## kmer_hash_top
module kmer_hash_top(
    input  logic        clk_out,
    input  logic        reset,         
    input  logic        in_valid,
    input  logic [7:0]  in_char,
    output logic        in_ready,
    output logic        out_valid,
    output logic [63:0] out_hash,
    output logic [5:0]  out_ldz,
    output logic [31:0] out_sum
);
Size: ~11000 cells after synthesis, ~1300 flip-flops, ~120 I/O pins, roughly 120000 µm² of cells after synthesis.
clock: 5.41 ns
lec_check: 0
abc_area: 1
cap_margin: 40
core_margin: 2
core_utilization: 72
cts_cluster_diameter: 29
cts_cluster_size: 13
gpl_timing_driven: 1
max_routing_layer: met5
place_density_lb_addon: 0.21
setup_slack_margin: 0.14
slew_margin: 20
tns_end_percent: 40
run.sh (not shown) runs the stock make flow with config.mk's settings and CLKGATE_MAP_FILE=.
The first run ended with an error in 5_1_grt (GRT-0232).
Edit:
ABC_AREA = default   (was 1)
CAP_MARGIN = 15   (was 40)
CTS_CLUSTER_SIZE = default   (was 13)
GPL_TIMING_DRIVEN = default   (was 1)
MAX_ROUTING_LAYER = default   (was met5)
PLACE_DENSITY_LB_ADDON = default   (was 0.21)
SETUP_SLACK_MARGIN = 1.4   (was 0.14)
TNS_END_PERCENT = default   (was 40)
clock period = 6.23 ns   (was 5.41 ns; I/O delays follow)
What happened: With this change the flow finished but fails on setup timing. Synthesized cell count falls by 2.5%. Die area grows by 1.1%. Synthesized area came out higher by 1.1%.
Edit:
CAP_MARGIN = 20   (was 15)
CORE_UTILIZATION = 40   (was 72)
CTS_CLUSTER_DIAMETER = default   (was 29)
SETUP_SLACK_MARGIN = default   (was 1.4)
clock period = 7.24 ns   (was 6.23 ns; I/O delays follow)
Outcome:
- The changed run produced a clean layout
- cell area goes down by 6.8%
- worst setup slack improves by 0.69 ns
- routed wire length goes down by 11%
- die area goes up by 79%
- final cell count goes up by 8.5%
- first-iteration DRC count goes down by 46%
- synthesized area is unchanged
- global-route usage goes down by 21 points
- register-to-register slack improves by 0.69 ns
- total power goes down by 36%
- core utilization goes down by 41 points
Edit:
ABC_AREA = 1   (was default)
CORE_UTILIZATION = 72   (was 40)
CTS_CLUSTER_SIZE = 76   (was default)
PLACE_DENSITY = 0.35   (was default)
clock period = 3.1 ns   (was 7.24 ns; I/O delays follow)
The changed run failed in 5_1_grt.
Area after synthesis goes down slightly.
Synthesized cell count goes up by a few percent.
Die area goes down by well over a third.


Starting RTL as in the previous note.
export LEC_CHECK = 0
export CAP_MARGIN = 20
export CELL_PAD_IN_SITES_GLOBAL_PLACEMENT = 2
export CORE_MARGIN = 4
export CORE_UTILIZATION = 26
export CTS_CLUSTER_SIZE = 14
export GPL_TIMING_DRIVEN = 1
export MAX_ROUTING_LAYER = met4
export PLACE_DENSITY_LB_ADDON = 0.14
export SETUP_SLACK_MARGIN = 1.53
export SLEW_MARGIN = 20
export TNS_END_PERCENT = 40
create_clock -name core_clock -period 7.66 [get_ports {clk_out}]
The baseline finished with timing, DRC and antenna clean.
Next try:
- CELL_PAD_IN_SITES_GLOBAL_PLACEMENT: 2 -> not set
- CORE_MARGIN: 4 -> 2
- CORE_UTILIZATION: 26 -> 44
- CTS_CLUSTER_SIZE: 14 -> not set
- GPL_TIMING_DRIVEN: 1 -> not set
- MAX_ROUTING_LAYER: met4 -> not set
- PLACE_DENSITY_LB_ADDON: 0.14 -> not set
- SETUP_SLACK_MARGIN: 1.53 -> not set
- TNS_END_PERCENT: 40 -> not set
- clock period: 7.66 -> 5.96 ns (I/O delays scaled with it)
Effect: This time the run finished with setup timing left. Sequential cell count stays the same. Power is higher by about a fifth. Clock power is higher by about a fifth. Worst setup slack gets worse by 1.6 ns. Die area is lower by well over a third. First-iteration DRC count is higher by about a fifth. Global-route usage is higher by 6.9 points. Synthesized area stays the same. Non-clock buffer count is higher by 418. Hold slack gets better by 0.057 ns. Via count is higher by a few percent.
Next try:
- CORE_UTILIZATION: 44 -> 72
- CTS_CLUSTER_SIZE: not set -> 52
- PLACE_DENSITY: not set -> 0.78
- clock period: 5.96 -> 6.12 ns (I/O delays scaled with it)
After rerunning: The new run reached the layout checks and failed them: setup timing. Power decreases by 5.7%. Wire length decreases by 1.4%. Non-clock buffer count decreases by 241. Clock-buffer cell count decreases by 22. Flip-flop count is unchanged. First-iteration DRC count increases by 61%. Hold slack stays flat. Area after synthesis is unchanged. Cell count decreases by 11%.
Next try:
- CTS_CLUSTER_DIAMETER: not set -> 28
- SETUP_SLACK_MARGIN: not set -> 1.82
Outcome: The new run finished but fails on setup timing. Routed wire length rises by 14%. Die size stays the same. Clock-buffer cell count climbs by 160. Final area is higher by 6.9%. First-iteration DRC count rose by 26%. Total power rose by 37%. Fmax went down by 2.3%. Setup slack gets worse by 0.15 ns.
Next try:
- CORE_UTILIZATION: 72 -> 40
- CTS_CLUSTER_DIAMETER: 28 -> not set
- CTS_CLUSTER_SIZE: 52 -> not set
- PLACE_DENSITY: 0.78 -> not set
- SETUP_SLACK_MARGIN: 1.82 -> 0.36
- clock period: 6.12 -> 7.24 ns (I/O delays scaled with it)
With this change the flow ran to the end with no violations.
Synthesized area does not change.
Clock-buffer cell count fell by 149.
Routed wire length fell by 12%.


Starting RTL as in the previous note.
make LEC_CHECK=0 ABC_AREA=1 CAP_MARGIN=40 CORE_MARGIN=2 CORE_UTILIZATION=72 CTS_CLUSTER_DIAMETER=223 CTS_CLUSTER_SIZE=14 PLACE_DENSITY_LB_ADDON=0.2 SETUP_SLACK_MARGIN=1.4 SLEW_MARGIN=20 finish   # period 6.05 ns
The baseline completed and failed the layout checks on setup timing.
Then changed:
==> flow/config.mk (replaced) <==
export PLATFORM = sky130hd
export DESIGN_NAME = kmer_hash_top
export DESIGN_NICKNAME = kmer_hash_top
export VERILOG_FILES = /design/flow/design.v
export SDC_FILE = /design/flow/constraint.sdc
export NUM_CORES = 4
export LEC_CHECK = 0
export CAP_MARGIN = 20
export CORE_MARGIN = 2
export CORE_UTILIZATION = 40
export SLEW_MARGIN = 20
==> flow/constraint.sdc (replaced) <==
create_clock -name core_clock -period 7.5 [get_ports {clk_out}]
set_input_delay 1.5000 -clock core_clock [delete_from_list [all_inputs] [get_ports {clk_out}]]
set_output_delay 1.5000 -clock core_clock [all_outputs]
set_load 0.01 [all_outputs]
With this change the flow passed the timing, design-rule and antenna checks; synthesized cell count shrinks by about 2.5%; routed wire length shrinks by 5.1%; cell area is lower by about 2.3%; non-clock buffer count came out lower by 530; area after synthesis went up by 1.1%; clock-buffer cell count goes up by 29.
Then changed:
--- a/flow/config.mk
+++ b/flow/config.mk
@@ -8,4 +8,5 @@
 export CAP_MARGIN = 20
 export CORE_MARGIN = 2
-export CORE_UTILIZATION = 40
+export CORE_UTILIZATION = 72
+export PLACE_DENSITY_LB_ADDON = 0.2
 export SLEW_MARGIN = 20
==> flow/constraint.sdc (replaced) <==
create_clock -name core_clock -period 6.12 [get_ports {clk_out}]
set_input_delay 1.2240 -clock core_clock [delete_from_list [all_inputs] [get_ports {clk_out}]]
set_output_delay 1.2240 -clock core_clock [all_outputs]
set_load 0.01 [all_outputs]
What happened: The changed run ran to the end with violations: setup timing. Final area came out higher by 2.0%. Worst setup slack gets worse by 540 ps. Synthesized cell count does not change. Utilization came out higher by 37 points. Final cell count came out lower by about 9%. Sequential power came out higher by about 23%. Wire length came out higher by 4.4%.
Then changed:
--- a/flow/config.mk
+++ b/flow/config.mk
@@ -6,7 +6,8 @@
 export NUM_CORES = 4
 export LEC_CHECK = 0
+export ABC_AREA = 1
 export CAP_MARGIN = 20
 export CORE_MARGIN = 2
 export CORE_UTILIZATION = 72
-export PLACE_DENSITY_LB_ADDON = 0.2
+export PLACE_DENSITY = 0.35
 export SLEW_MARGIN = 20
==> flow/constraint.sdc (replaced) <==
create_clock -name core_clock -period 3.13 [get_ports {clk_out}]
set_input_delay 0.6260 -clock core_clock [delete_from_list [all_inputs] [get_ports {clk_out}]]
set_output_delay 0.6260 -clock core_clock [all_outputs]
set_load 0.01 [all_outputs]
What happened: The changed run never finished: it broke off in global routing; synthesized area fell by 1.1%; die size shrinks by 1.1%; synthesized cell count goes up by about 2.6%.
Then changed:
--- a/flow/config.mk
+++ b/flow/config.mk
@@ -7,7 +7,9 @@
 export LEC_CHECK = 0
 export ABC_AREA = 1
-export CAP_MARGIN = 20
+export CAP_MARGIN = 40
 export CORE_MARGIN = 2
 export CORE_UTILIZATION = 72
-export PLACE_DENSITY = 0.35
+export CTS_CLUSTER_DIAMETER = 223
+export PLACE_DENSITY = 0.4
+export SETUP_SLACK_MARGIN = -0.15
 export SLEW_MARGIN = 20
==> flow/constraint.sdc (replaced) <==
create_clock -name core_clock -period 4.94 [get_ports {clk_out}]
set_input_delay 0.9880 -clock core_clock [delete_from_list [all_inputs] [get_ports {clk_out}]]
set_output_delay 0.9880 -clock core_clock [all_outputs]
set_load 0.01 [all_outputs]
Outcome:
- The changed run aborted during global routing
- area after synthesis is unchanged
- synthesized cell count stays the same
- die size stays the same


== run 1 ==
kmer_hash_top again, from the RTL that the note above started with.
export LEC_CHECK = 0
export CAP_MARGIN = 40
export CORE_MARGIN = 2
export CORE_UTILIZATION = 72
export CTS_CLUSTER_DIAMETER = 29
export CTS_CLUSTER_SIZE = 25
export GPL_TIMING_DRIVEN = 1
export MAX_ROUTING_LAYER = met5
export PLACE_DENSITY_LB_ADDON = 0.21
export SETUP_SLACK_MARGIN = 0.14
export SLEW_MARGIN = 20
export TNS_END_PERCENT = 40
create_clock -name core_clock -period 5.75 [get_ports {clk_out}]
[flow] run 1 | stages: complete | final checks: fail | reason: setup timing
Here is what was changed in the inputs of run 2 compared with run 1.
Settings: a deleted CTS_CLUSTER_SIZE that had been 25; a deleted GPL_TIMING_DRIVEN that had been 1; a change of MAX_ROUTING_LAYER from met5 to met4; a deleted TNS_END_PERCENT that had been 40; a change of SETUP_SLACK_MARGIN from 0.14 to 1.66; a change of PLACE_DENSITY_LB_ADDON from 0.21 to 0.22; a change of the clock period (ns, I/O delays scaled along) from 5.75 to 6.23.
Findings:
Compared with run 1, run 2 shows a utilization that is 1.2 points lower. Run 2 ends up with a area growth from synthesis to layout that is 1.7 points lower than in run 1. When run 2 is measured against run 1, its maximum vdd drop turns out about 17% lower. Reported for run 1 and run 2, placeable core region turned out identical to the last digit. Although run 2 finished all stages, its layout failed final checks on capacitance limit, slew limit, setup timing. Delay of the slowest cell on the worst path, run 1 and run 2: larger value in run 2.
--- input diff run 2..run 3 ---
Settings: swapping 40 for 15 in CAP_MARGIN; clearing PLACE_DENSITY_LB_ADDON, which used to be 0.22.
### Flow results
Run 3 vs. run 2: share of total power in the clock network went down by 1.3 points.
[run 3 vs run 2] post-route standard cell area excluding fillers: lower in run 3
Status run 3: flow complete, layout not clean - setup timing
Clock buffer count was lower in run 3 than in run 2.
Between run 3 and run 2, it is run 3 whose max-cap check violation count is lower, by 6.
Clock period minus final worst setup slack: run 3 vs run 2 down 570 ps
In run 3, the number of pins with negative max-slew slack in the final report came out 14 below the value in run 2.
Compared with run 2, run 3 shows a lower average wire length per cell after detail routing.
Post-CTS setup repair buffer count (run 3 vs. run 2) decreases by a few percent
On total power consumption of the routed design, the higher figure sits with run 2, not run 3.
Against run 2 as the reference, run 3 delivers a lower cell count.
The following lists how run 4 was set up differently from run 3:
Settings: removing SETUP_SLACK_MARGIN (formerly 1.66); changing CORE_UTILIZATION from 72 to 20; changing CAP_MARGIN from 15 to 20; removing MAX_ROUTING_LAYER (formerly met4); removing CTS_CLUSTER_DIAMETER (formerly 29); changing the clock period (ns, I/O delays scaled along) from 6.23 to 7.24.
Results
Run 4 closes out successfully: all stages finished, all timing, DRC and antenna checks passed. | chip footprint | run 4 vs run 3 | 260% higher |. Compare run 4 and run 3 | minimum hold slack higher: run 3. Summary of run 4 over run 3: met1 usage in global routing dropped 35 points, share of total power in combinational logic barely changed, number of buffers added for setup after CTS dropped 203, register-to-register slack climbed 500 ps. Diff run 3..run 4 | area after synthesis | unchanged. Instance count of the mapped netlist came out exactly the same in run 4 and run 3.


== run C ==
kmer_hash_top again, from the RTL that the note above started with.
Settings: LEC_CHECK=0, CAP_MARGIN=15, CELL_PAD_IN_SITES_GLOBAL_PLACEMENT=2, CORE_ASPECT_RATIO=0.91, CORE_MARGIN=5, CORE_UTILIZATION=26, CTS_CLUSTER_SIZE=14, GPL_TIMING_DRIVEN=1, MAX_ROUTING_LAYER=met4, SETUP_SLACK_MARGIN=1.53, SLEW_MARGIN=20, TNS_END_PERCENT=50; clock period 7.66 ns.
Run C: full flow OK, the timing, design-rule and antenna checks passed
#### Input delta (run R over run C)
- swapping 5 for 4 in CORE_MARGIN
- swapping 15 for 20 in CAP_MARGIN
- swapping 50 for 40 in TNS_END_PERCENT
- swapping 1 for 0 in GPL_TIMING_DRIVEN
- swapping 14 for 25 in CTS_CLUSTER_SIZE
- putting PLACE_DENSITY_LB_ADDON at 0.3 where nothing was set
- clearing SETUP_SLACK_MARGIN, which used to be 1.53
- clearing CORE_ASPECT_RATIO, which used to be 0.91
- swapping met4 for met5 in MAX_ROUTING_LAYER
==> comparison <==
Every stage of the flow completed for run R, and the final layout passed the timing, design-rule and antenna checks. Comparing run C against run R, there is no change at all in max capacitance violation total. Looking at final period demand of the worst path across run R and run C, the one that comes out lower is run C. Compared with run C, the detailed router inserted fewer vias in run R. Run comparison: run R cell at the slowest stage of the critical path edfxtp_1; run C cell at the slowest stage of the critical path fa_1. Diff run C -> run R: iteration count of the initial detailed-routing pass saw a decrease, total buffers and inverters traversed by the critical path went down, die outline height now larger. In the reports for run R and run C, the smaller count of placed standard cells in the final layout, fillers left out belongs to run R. Looking at overall power across both flows, run R is the stronger of the two, with run C trailing. Run R gives less non-clock buffering overhead in the final layout than run C did. Going from run C to run R, combinational group share of total power ~0 delta, final design area excluding fillers -2.4%.


kmer_hash_top again, from the RTL that the note above started with.
Settings: LEC_CHECK=0, ABC_AREA=1, CAP_MARGIN=0, CORE_MARGIN=2, CORE_UTILIZATION=71, CTS_CLUSTER_DIAMETER=223, PLACE_DENSITY=0.4, SETUP_SLACK_MARGIN=1.4, SLEW_MARGIN=20; clock period 4.7 ns.
The first run ended with an error in global routing with GRT-0232.
Change:
- SETUP_SLACK_MARGIN: 1.4 -> -0.18
- clock period: 4.7 -> 4.93 ns (I/O delays scaled with it)
Result: Now the flow finished with negative setup slack left; area after synthesis stays the same; synthesized cell count does not change; die area does not change.
Change:
- CAP_MARGIN: 0 -> 20
- CTS_CLUSTER_DIAMETER: 223 -> unset
- CTS_CLUSTER_SIZE: unset -> 34
- HOLD_SLACK_MARGIN: unset -> 0.29
- MAX_ROUTING_LAYER: unset -> met4
- PLACE_DENSITY: 0.4 -> unset
- SETUP_SLACK_MARGIN: -0.18 -> unset
- clock period: 4.93 -> 3.78 ns (I/O delays scaled with it)
After rerunning: With this change the flow ended with an error in global routing (GRT-0232); die area is unchanged; synthesized cell count is unchanged; area after synthesis does not change.
Change:
- CORE_UTILIZATION: 71 -> 72
- CTS_CLUSTER_SIZE: 34 -> unset
- HOLD_SLACK_MARGIN: 0.29 -> unset
- MAX_ROUTING_LAYER: met4 -> unset
- PLACE_DENSITY_LB_ADDON: unset -> 0.14
- clock period: 3.78 -> 3.79 ns (I/O delays scaled with it)
Outcome:
- The changed run ended with an error in global routing (GRT-0116)
- synthesized area is unchanged
- die size went down by 1.4%
- synthesized cell count stays the same
Change:
- CTS_CLUSTER_DIAMETER: unset -> 399
- CTS_CLUSTER_SIZE: unset -> 13
- clock period: 3.79 -> 3.12 ns (I/O delays scaled with it)
=> The changed run stopped in global routing. Die size does not change. Synthesized cell count does not change. Synthesized area does not change.
Change:
- ABC_AREA: 1 -> unset
- CORE_UTILIZATION: 72 -> 66
- CTS_CLUSTER_DIAMETER: 399 -> unset
- CTS_CLUSTER_SIZE: 13 -> unset
- GPL_ROUTABILITY_DRIVEN: unset -> 0
- HOLD_SLACK_MARGIN: unset -> 0.1
- PLACE_DENSITY_LB_ADDON: 0.14 -> unset
- clock period: 3.12 -> 5.96 ns (I/O delays scaled with it)
Result: The changed run finished but fails on negative setup slack. Synthesized area is higher by 1.1%. Die area climbs by 10%. Synthesized cell count drops by 2.5%.
No activity file was given, so power comes from the tool's default toggle rates.
